== run 1 ==
Design cordic, start of the top module:
module cordic 	(input op_mode,
		input [15:0] x_coordinate,
		input [15:0] y_coordinate,
		input [15:0] rotate_amount,
		input clock,
		input reset,
		output reg [15:0] x_or_phase_out,
		output reg [15:0] y_or_size_out
		);
		reg [15:0] x_in;
		reg [15:0] y_in;
		reg [15:0] z_in;
		reg mode_in;
		wire [15:0] connections_x [7:0];
		wire [15:0] connections_y [7:0];
		wire [15:0] connections_z [7:0];
		wire connections_mode [7:0];
		wire [2:0] connections_stage [7:0];
		wire [15:0] outx;
		wire [15:0] outy;
		wire [15:0] outz;
		wire [32:0] holderx;
		wire [14:0] divx;
		wire [14:0] divy;
		wire [32:0] holdery;
		assign outx = connections_x[7];
		assign outy = connections_y[7];
		assign outz = connections_z[7];
		assign holderx = outx[14:0];
		assign divx = (holderx << 8) / 15'b00000001_10100101;
		assign holdery = outy[14:0];
		assign divy = (holdery << 8) / 15'b00000001_10100101;
		always @(posedge clock or negedge reset)
		begin
			if (~reset)
			begin
				x_in <= 0;
				y_in <= 0;
				z_in <= 0;
				x_or_phase_out <= 0;
				y_or_size_out <= 0;
			end
			else
			begin
				mode_in <= op_mode;
				if (connections_mode[7] == 0)
				begin
					x_or_phase_out <= {outx[15], divx};
					y_or_size_out <= {outy[15], divy};
				end
				else
				begin
					y_or_size_out <= {outx[15], divx};
					x_or_phase_out <= outz;
				end
				if(op_mode == 0)
				begin
  ...
Size: ~8700 cells after synthesis.
Settings: LEC_CHECK=0, ABC_AREA=1, CAP_MARGIN=0, CORE_MARGIN=2, CORE_UTILIZATION=72, CTS_CLUSTER_DIAMETER=263, CTS_CLUSTER_SIZE=72, PLACE_DENSITY_LB_ADDON=0.01, SETUP_SLACK_MARGIN=1.14, SLEW_MARGIN=20, TNS_END_PERCENT=15; clock period 3.93 ns.
run.sh (not shown) runs the stock make flow with config.mk's settings and CLKGATE_MAP_FILE=.
Run 1: aborted in global routing (tool error)
> inputs changed (run 1 -> run 2)
- CTS_CLUSTER_DIAMETER no longer set, was 263
- PLACE_DENSITY_LB_ADDON no longer set, was 0.01
- TNS_END_PERCENT no longer set, was 15
- CORE_UTILIZATION now 29, was 72
- SETUP_SLACK_MARGIN no longer set, was 1.14
- CAP_MARGIN now 20, was 0
- CTS_CLUSTER_SIZE no longer set, was 72
- the clock period (ns, I/O delays scaled along) now 13.8, was 3.93
Results
- From run 1 to run 2 the numbers moved as follows: number of placed instances, taps included now larger; cell row count now larger.
- What run 2 reported for die span in x has to be multiplied by 0.64 to get the figure for run 1.
- Per the comparison of run 2 with run 1, synthesized area held steady, instance area after placement shrank by 8.6%, die size grew by 150%, minimum setup slack after placement grew by 7.64 ns.
- Compared with run 1, in run 2 chip area line of the yosys report neither gained nor lost much, xor-xnor portion of the synthesized cell area neither gained nor lost much.
- Count of buffers added by post-CTS timing repair for setup came out lower on run 2 than on run 1.
- When run 2 is set beside run 1, its HPWL reported at the end of detailed placement turns out to be 2.7% smaller.
- As the logs show, run 1 stopped at global routing after a tool error, so it never reached the end of the flow.
- The flow did not stop early for run 2: all stages ran, and the layout cleared the timing, design-rule and antenna checks.
#### Input delta (run 3 over run 2)
- an added PLACE_DENSITY_LB_ADDON of 0.03
- an added CTS_CLUSTER_DIAMETER of 104
- a change of CORE_UTILIZATION from 29 to 71
- an added MAX_ROUTING_LAYER of met4
- an added SETUP_SLACK_MARGIN of 3.82
- a change of the clock period (ns, I/O delays scaled along) from 13.8 to 13.0
Notes after the runs:
Seen in the log of run 3: GRT-0232 during global routing, after which the run never completed.
Taking run 2 as the reference, in run 3 weighted congestion at the end of routability-driven global placement went up by 0.13; chip height went down by 160 µm.
Reported for run 2 and run 3, mux cell area share after synthesis turned out identical to the last digit.
For die boundary width, dividing the value from run 2 by the value from run 3 gives 1.6.
| number of buffers added for setup after CTS | higher: run 3 |
Between run 2 and run 3, number of gates resized after cts is higher for run 3, run 2 comes in under that.
Number of buffers inserted during clock tree synthesis went down slightly going from run 2 to run 3.
From run 2 to run 3 the numbers moved as follows: quantity of hold-fixing buffers added after cts ~0 delta; share of the synthesized netlist area taken by xor and xnor gates ~0 delta.
Compared with run 2, run 3 shows a HPWL after detailed placement that is 3.7% lower.
#### Input delta (run 4 over run 3)
- CORE_UTILIZATION changed from 71 to 66
- SETUP_SLACK_MARGIN removed (was 3.82)
- PLACE_DENSITY_LB_ADDON removed (was 0.03)
- CTS_CLUSTER_DIAMETER removed (was 104)
- the clock period (ns, I/O delays scaled along) changed from 13.0 to 10.8
Of run 3 and run 4, only run 3 never reached the final stage. Completing all stages was not enough for run 4: its layout failed the final checks because of capacitance limit, slew limit, setup timing. [compare] base=run 3 new=run 4: post-synthesis cell count comparable, half-perimeter wire length of the detailed placement result now larger. Max placement-stage cell area across run 3 and run 4: run 4. Fraction of the mapped netlist area in simple logic gates delta (run 4 -> run 3): insignificant. Run 3 has a higher worst slack at placement than run 4. Comparing the two runs side by side, run 4 comes out behind run 3 on area of the core. Against run 3, run 4 comes in 240 lower on number of post-CTS setup repair buffers. Going from run 3 to run 4, die width higher, standard-cell row count +4. Comparing die area for run 3 and run 4, the smaller number came from run 3.
## Diff of input files: run 5 against run 4
- PLACE_DENSITY now 0.35, previously not set
- CTS_CLUSTER_DIAMETER now 104, previously not set
- SETUP_SLACK_MARGIN now 3.8, previously not set
- CORE_UTILIZATION now 71, was 66
- the clock period (ns, I/O delays scaled along) now 13.0, was 10.8
## What came out
Status(run 5) = ERROR, stage = global routing. Final checks on run 4, whose flow otherwise completed, came back failing, citing capacitance limit, slew limit, setup timing. Run 4 has a lower setup slack at placement than run 5. Post-cts gate resize count: run 4 and run 5 compared, lower one is run 4. [compare] base=run 4 new=run 5: number of setup buffers added after CTS went up by 231, number of H-tree levels essentially unchanged, number of placed instances, taps included went down. Comparing floorplan-stage core utilization for run 4 and run 5, the smaller number came from run 4. On run 5: total core area is about 7% lower than what run 4 gave. [diff] HPWL reported at the end of detailed placement, run 5 relative to run 4: improvement. Diff run 4 -> run 5 | number of rows created at floorplan | decrease of about 3.7%. Taking run 4 over run 5, the cell area after placement ratio works out to 1.08.
Setup changes, run 5 to run 6
- CORE_UTILIZATION changed from 71 to 65
- PLACE_DENSITY removed (was 0.35)
- CTS_CLUSTER_DIAMETER changed from 104 to 223
- MAX_ROUTING_LAYER removed (was met4)
- HOLD_SLACK_MARGIN newly set to 0.3
- SETUP_SLACK_MARGIN removed (was 3.8)
- the clock period (ns, I/O delays scaled along) changed from 13.0 to 10.4
Results
Although it ran to completion, run 6 produced a layout that fails the final checks because of setup timing.
Floorplan utilization in run 6 is 6.3 points lower than in run 5
In run 6, last weighted congestion value of the routability-driven placer is lower than in run 5.
Comparing run 5 with run 6, the post-synth tally of flip-flops with integrated enable came out essentially unchanged.
Run 6 against run 5: CTS sink count now sits at about the same level, die height now sits higher.
Summary of run 6 over run 5: pre-CTS worst setup slack went down; die area went up; area of placed instances went up.

## alpha
Starting RTL as in the previous note.
clock: 16.0 ns
lec_check: 0
abc_area: 0
cap_margin: 20
cell_pad_in_sites_detail_placement: 2
core_aspect_ratio: 0.86
core_margin: 2
core_utilization: 68
cts_cluster_size: 22
gpl_timing_driven: 0
hold_slack_margin: 0.22
slew_margin: 0
alpha did not finish: a tool error stopped it during detailed placement (3_5_place_dp).
#### Input delta (beta over alpha)
Settings: a change of CORE_MARGIN from 2 to 6; a change of SLEW_MARGIN from 0 to 20; a deleted HOLD_SLACK_MARGIN that had been 0.22; a deleted CORE_ASPECT_RATIO that had been 0.86; a change of CORE_UTILIZATION from 68 to 22; a deleted CELL_PAD_IN_SITES_DETAIL_PLACEMENT that had been 2; a change of ABC_AREA from 0 to 1; an added GPL_ROUTABILITY_DRIVEN of 1; a deleted GPL_TIMING_DRIVEN that had been 0; a change of CTS_CLUSTER_SIZE from 22 to 34; an added MAX_ROUTING_LAYER of met4; an added PLACE_DENSITY_LB_ADDON of 0.02.
Of beta and alpha, only alpha fails to finish with a clean layout.
The post-synthesis share of cell area spent on full adders, half adders and majority gates of beta is lower than that of alpha.
beta ended with less fraction of the mapped netlist area in compound gates than alpha.
Changes observed in beta relative to alpha: starting density of the core fell by 47 points, cell total in the yosys stat output shows an increase of 1506, die outline area rose by about 220%, xor/xnor share of the synthesized area went down.
Comparing beta and alpha, the higher total cell area reported by yosys after synthesis is on beta.
#### Input delta (gamma over beta)
Settings: clearing CTS_CLUSTER_SIZE, which used to be 34; swapping 22 for 40 in CORE_UTILIZATION; clearing MAX_ROUTING_LAYER, which used to be met4; clearing GPL_ROUTABILITY_DRIVEN, which used to be 1; clearing PLACE_DENSITY_LB_ADDON, which used to be 0.02; swapping 6 for 2 in CORE_MARGIN; swapping 16.0 for 13.8 in the clock period (ns, I/O delays scaled along).
==> comparison <==
- Routed wire length down 26% in gamma wrt beta
- Relative to beta, the via count measured on gamma has increased slightly.
- When the final numbers for gamma and beta were put side by side, the maximum level of the CTS H-tree turned out to be greater in beta.
- Taking beta as the reference point, the total of clock buffers placed in the layout of gamma falls by about 32%.

run A:
The RTL this note starts from:
==> flow/design.v <==
module cordic_stage 	(input [15:0] x,
			input [15:0] y,
			input [15:0]z,
			input mode,
			input reset,
			input clock,
			input [2:0] stage,
			output reg [15:0] x_out,
			output reg [15:0] y_out,
			output reg [15:0] z_out,
			output reg mode_out,
			output [2:0] stage_out);
		reg [15:0] atan;
		always @*
		begin
			case (stage) 
				3'b000 : atan = 16'b0_0000000_11001001;
				3'b001 : atan = 16'b0_0000000_01110110;
				3'b010 : atan = 16'b0_0000000_00111110;
				3'b011 : atan = 16'b0_0000000_00011111;
				3'b100 : atan = 16'b0_0000000_00001111;
				3'b101 : atan = 16'b0_0000000_00000111;
				3'b110 : atan = 16'b0_0000000_00000011;
				3'b111 : atan = 16'b0_0000000_00000001;
			endcase
		end
		assign stage_out = stage + 1;
		always @(posedge clock or negedge reset)
		begin
			if (~reset)
			begin
				x_out <= 0;
				y_out <= 0;
				z_out <= 0;
				mode_out <= 0;
			end
			else
			begin
				mode_out <= mode;
				if (mode == 0)
				begin
					if (z[15] == 0)
					begin
						case (x[15]^y[15])
							1'b0 : x_out <= (x[14:0] > (y[14:0] >> stage) ) ? 
									{x[15], x[14:0] - (y[14:0] >> stage)} :
									{~x[15],(y[14:0] >> stage) - x[14:0]}; 
							1'b1 : x_out <= {x[15], x[14:0] + (y[14:0] >> stage)};
						endcase
						case (x[15]^y[15])
							1'b1 : y_out <= (y[14:0] > (x[14:0] >> stage) ) ? 
									{y[15], y[14:0] - (x[14:0] >> stage)} :
									{~y[15],(x[14:0] >> stage) - y[14:0]}; 
							1'b0 : y_out <= {y[15], y[14:0] + (x[14:0] >> stage)};
						endcase
						z_out <= (z[14:0] > atan[14:0]) ? z - atan : {~z[15],atan[14:0] - z[14:0]};
					end
					else
					begin
						case (x[15]^y[15])
							1'b1 : x_out <= (x[14:0] > (y[14:0] >> stage) ) ? 
									{x[15], x[14:0] - (y[14:0] >> stage)} :
									{~x[15],(y[14:0] >> stage) - x[14:0]};
							1'b0 : x_out <= {x[15], x[14:0] + (y[14:0] >> stage)};
						endcase
						case (x[15]^y[15])
							1'b0 : y_out <= (y[14:0] > (x[14:0] >> stage) ) ? 
									{y[15], y[14:0] - (x[14:0] >> stage)} :
									{~y[15],(x[14:0] >> stage) - y[14:0]};
							1'b1 : y_out <= {y[15], y[14:0] + (x[14:0] >> stage)};
						endcase
						z_out <= (z[14:0] > atan[14:0]) ? z - atan : {~z[15],atan[14:0] - z[14:0]};
					end
				end
				else
				begin
					if (y[15] == 1)
					begin
						case (x[15]^y[15])
							1'b0 : x_out <= (x[14:0] > (y[14:0] >> stage) ) ? 
									{x[15], x[14:0] - (y[14:0] >> stage)} :
									{~x[15],(y[14:0] >> stage) - x[14:0]};
							1'b1 : x_out <= {x[15], x[14:0] + (y[14:0] >> stage)};
						endcase
						case (x[15]^y[15])
							1'b1 : y_out <= (y[14:0] > (x[14:0] >> stage) ) ? 
									{y[15], y[14:0] - (x[14:0] >> stage)} :
									{~y[15],(x[14:0] >> stage) - y[14:0]}; 
							1'b0 : y_out <= {y[15], y[14:0] + (x[14:0] >> stage)};
						endcase
						case (z[15])
							1'b0 : z_out <= (z[14:0] > atan[14:0]) ? 
									{z[15], z[14:0] - atan[14:0]} :
									{~z[15],atan[14:0] - z[14:0]};
							1'b1 : z_out <= {z[15], z[14:0] + atan[14:0]};
						endcase
					end
					else
					begin
						case (x[15]^y[15])
							1'b1 : x_out <= (x[14:0] > (y[14:0] >> stage) ) ? 
									{x[15], x[14:0] - (y[14:0] >> stage)} :
									{~x[15],(y[14:0] >> stage) - x[14:0]};
							1'b0 : x_out <= {x[15], x[14:0] + (y[14:0] >> stage)};
						endcase
						case (x[15]^y[15])
							1'b0 : y_out <= (y[14:0] > (x[14:0] >> stage) ) ? 
									{y[15], y[14:0] - (x[14:0] >> stage)} :
									{~y[15],(x[14:0] >> stage) - y[14:0]};
							1'b1 : y_out <= {y[15], y[14:0] + (x[14:0] >> stage)};
						endcase
						case (z[15])
							1'b1 : z_out <= (z[14:0] > atan[14:0]) ? 
									{z[15], z[14:0] - atan[14:0]} :
									{~z[15],atan[14:0] - z[14:0]}; 
							1'b0 : z_out <= {z[15], z[14:0] + atan[14:0]};
						endcase
					end
				end
			end
		end
endmodule
module cordic 	(input op_mode,
		input [15:0] x_coordinate,
		input [15:0] y_coordinate,
		input [15:0] rotate_amount,
		input clock,
		input reset,
		output reg [15:0] x_or_phase_out,
		output reg [15:0] y_or_size_out
		);
		reg [15:0] x_in;
		reg [15:0] y_in;
		reg [15:0] z_in;
		reg mode_in;
		wire [15:0] connections_x [7:0];
		wire [15:0] connections_y [7:0];
		wire [15:0] connections_z [7:0];
		wire connections_mode [7:0];
		wire [2:0] connections_stage [7:0];
		wire [15:0] outx;
		wire [15:0] outy;
		wire [15:0] outz;
		wire [32:0] holderx;
		wire [14:0] divx;
		wire [14:0] divy;
		wire [32:0] holdery;
		assign outx = connections_x[7];
		assign outy = connections_y[7];
		assign outz = connections_z[7];
		assign holderx = outx[14:0];
		assign divx = (holderx << 8) / 15'b00000001_10100101;
		assign holdery = outy[14:0];
		assign divy = (holdery << 8) / 15'b00000001_10100101;
		always @(posedge clock or negedge reset)
		begin
			if (~reset)
			begin
				x_in <= 0;
				y_in <= 0;
				z_in <= 0;
				x_or_phase_out <= 0;
				y_or_size_out <= 0;
			end
			else
			begin
				mode_in <= op_mode;
				if (connections_mode[7] == 0)
				begin
					x_or_phase_out <= {outx[15], divx};
					y_or_size_out <= {outy[15], divy};
				end
				else
				begin
					y_or_size_out <= {outx[15], divx};
					x_or_phase_out <= outz;
				end
				if(op_mode == 0)
				begin
					if (rotate_amount[14:0] <= (15'b0000011_00100100 >> 1))
					begin
						z_in <= rotate_amount;
						x_in <= x_coordinate;
						y_in <= y_coordinate;
					end
					else
					begin
						if (rotate_amount[15] == 1)
						begin
							x_in <= y_coordinate;
							y_in <= {~x_coordinate[15],x_coordinate[14:0]};
							z_in <= {rotate_amount[15],rotate_amount[14:0] - (15'b0000011_00100100 >> 1)};
						end
						else
						begin
							y_in <= x_coordinate;
							x_in <= {~y_coordinate[15],y_coordinate[14:0]};
							z_in <= rotate_amount - (16'b0_0000011_00100100>>1);
						end
					end
				end
				else
				begin
					if (x_coordinate[15] == 0)
					begin
						z_in <= 0;
						x_in <= x_coordinate;
						y_in <= y_coordinate;
					end
					else
					begin
						if (y_coordinate[15] == 0)
						begin
							x_in <= y_coordinate;
							y_in <= {~x_coordinate[15],x_coordinate[14:0]};
							z_in <= (16'b0_0000011_00100100 >> 1);
						end
						else
						begin
							y_in <= x_coordinate;
							x_in <= {~y_coordinate[15],y_coordinate[14:0]};
							z_in <= 16'b1_0000001_10010010;  
						end
					end
				end
			end
		end
		wire [2:0] gnd;
		assign gnd = 0;
		cordic_stage s0 (x_in, y_in, z_in, mode_in, reset, clock, gnd,
				 connections_x[0], connections_y[0], connections_z[0], connections_mode[0], connections_stage[0]);
		genvar i;
		generate
			for (i = 1; i < 8; i = i + 1) begin : stages
				cordic_stage  s0 (connections_x[i - 1],
							connections_y[i - 1],
							connections_z[i - 1],
							connections_mode[i - 1],
							reset,
							clock,
							connections_stage[i - 1],
							connections_x[i], 
							connections_y[i],
							connections_z[i],
							connections_mode[i],
							connections_stage[i]);
			end
		endgenerate
endmodule
export LEC_CHECK = 0
export ABC_AREA = 1
export CAP_MARGIN = 20
export CORE_MARGIN = 2
export CORE_UTILIZATION = 71
export CTS_CLUSTER_DIAMETER = 104
export MAX_ROUTING_LAYER = met4
export PLACE_DENSITY_LB_ADDON = 0.04
export SETUP_SLACK_MARGIN = 3.82
export SLEW_MARGIN = 20
create_clock -name core_clock -period 13.0 [get_ports {clock}]
Run A never completed, since it errored out during global routing (5_1_grt).
For run B, these inputs were changed with respect to run A:
Settings: clearing SETUP_SLACK_MARGIN, which used to be 3.82; clearing PLACE_DENSITY_LB_ADDON, which used to be 0.04.
Findings:
Run B reached the end of the flow, and the finished layout is clean on the timing, design-rule and antenna checks. Per the comparison of run B with run A, area fraction in xor and xnor cells roughly the same; count of placed standard cells including taps roughly the same; final estimated routing congestion in global placement lower; number of gates resized after cts lower; setup slack at placement lower.
Modified inputs, run C compared to run B
Settings: CORE_UTILIZATION changed from 71 to 72; CTS_CLUSTER_DIAMETER changed from 104 to 223; the clock period (ns, I/O delays scaled along) changed from 13.0 to 10.4.
==> comparison <==
Final HPWL from detailed placement, run C and run B: larger value in run C. Diff run B -> run C: share of the core filled by cells before placement went up by 0.47 points, height of the die went down by 0.69%, largest buffer count on any clock path stayed essentially flat. On number of instances resized during post-cts repair, the lower figure sits with run B, not run C. Run C -> run B: instance tally after logic synthesis delta 0, exact match. As far as deepest level of the CTS H-tree is concerned, run B and run C perform about the same. Run C failed in global routing (5_1_grt) with GRT-0232. Run B → run C: final weighted congestion in routability-driven placement +3.5%; post-placement cell count +about 7.5%.
Relative to run C, the following input files were edited for run D:
Settings: a change of CORE_UTILIZATION from 72 to 40; a deleted CTS_CLUSTER_DIAMETER that had been 223; a deleted MAX_ROUTING_LAYER that had been met4; a change of the clock period (ns, I/O delays scaled along) from 10.4 to 16.0.
==> results <==
Run D vs. run C: total instance count after detailed placement +1.2%; combined area of all synthesized cells held; core area has increased; setup slack at placement now larger.
Per the final summary, run D finished and its layout is clean on timing, DRC and antenna.
As far as area fraction in mux cells goes, run C and run D are indistinguishable; the numbers are identical.
Relative to run C, the die size measured on run D has increased by more than half.
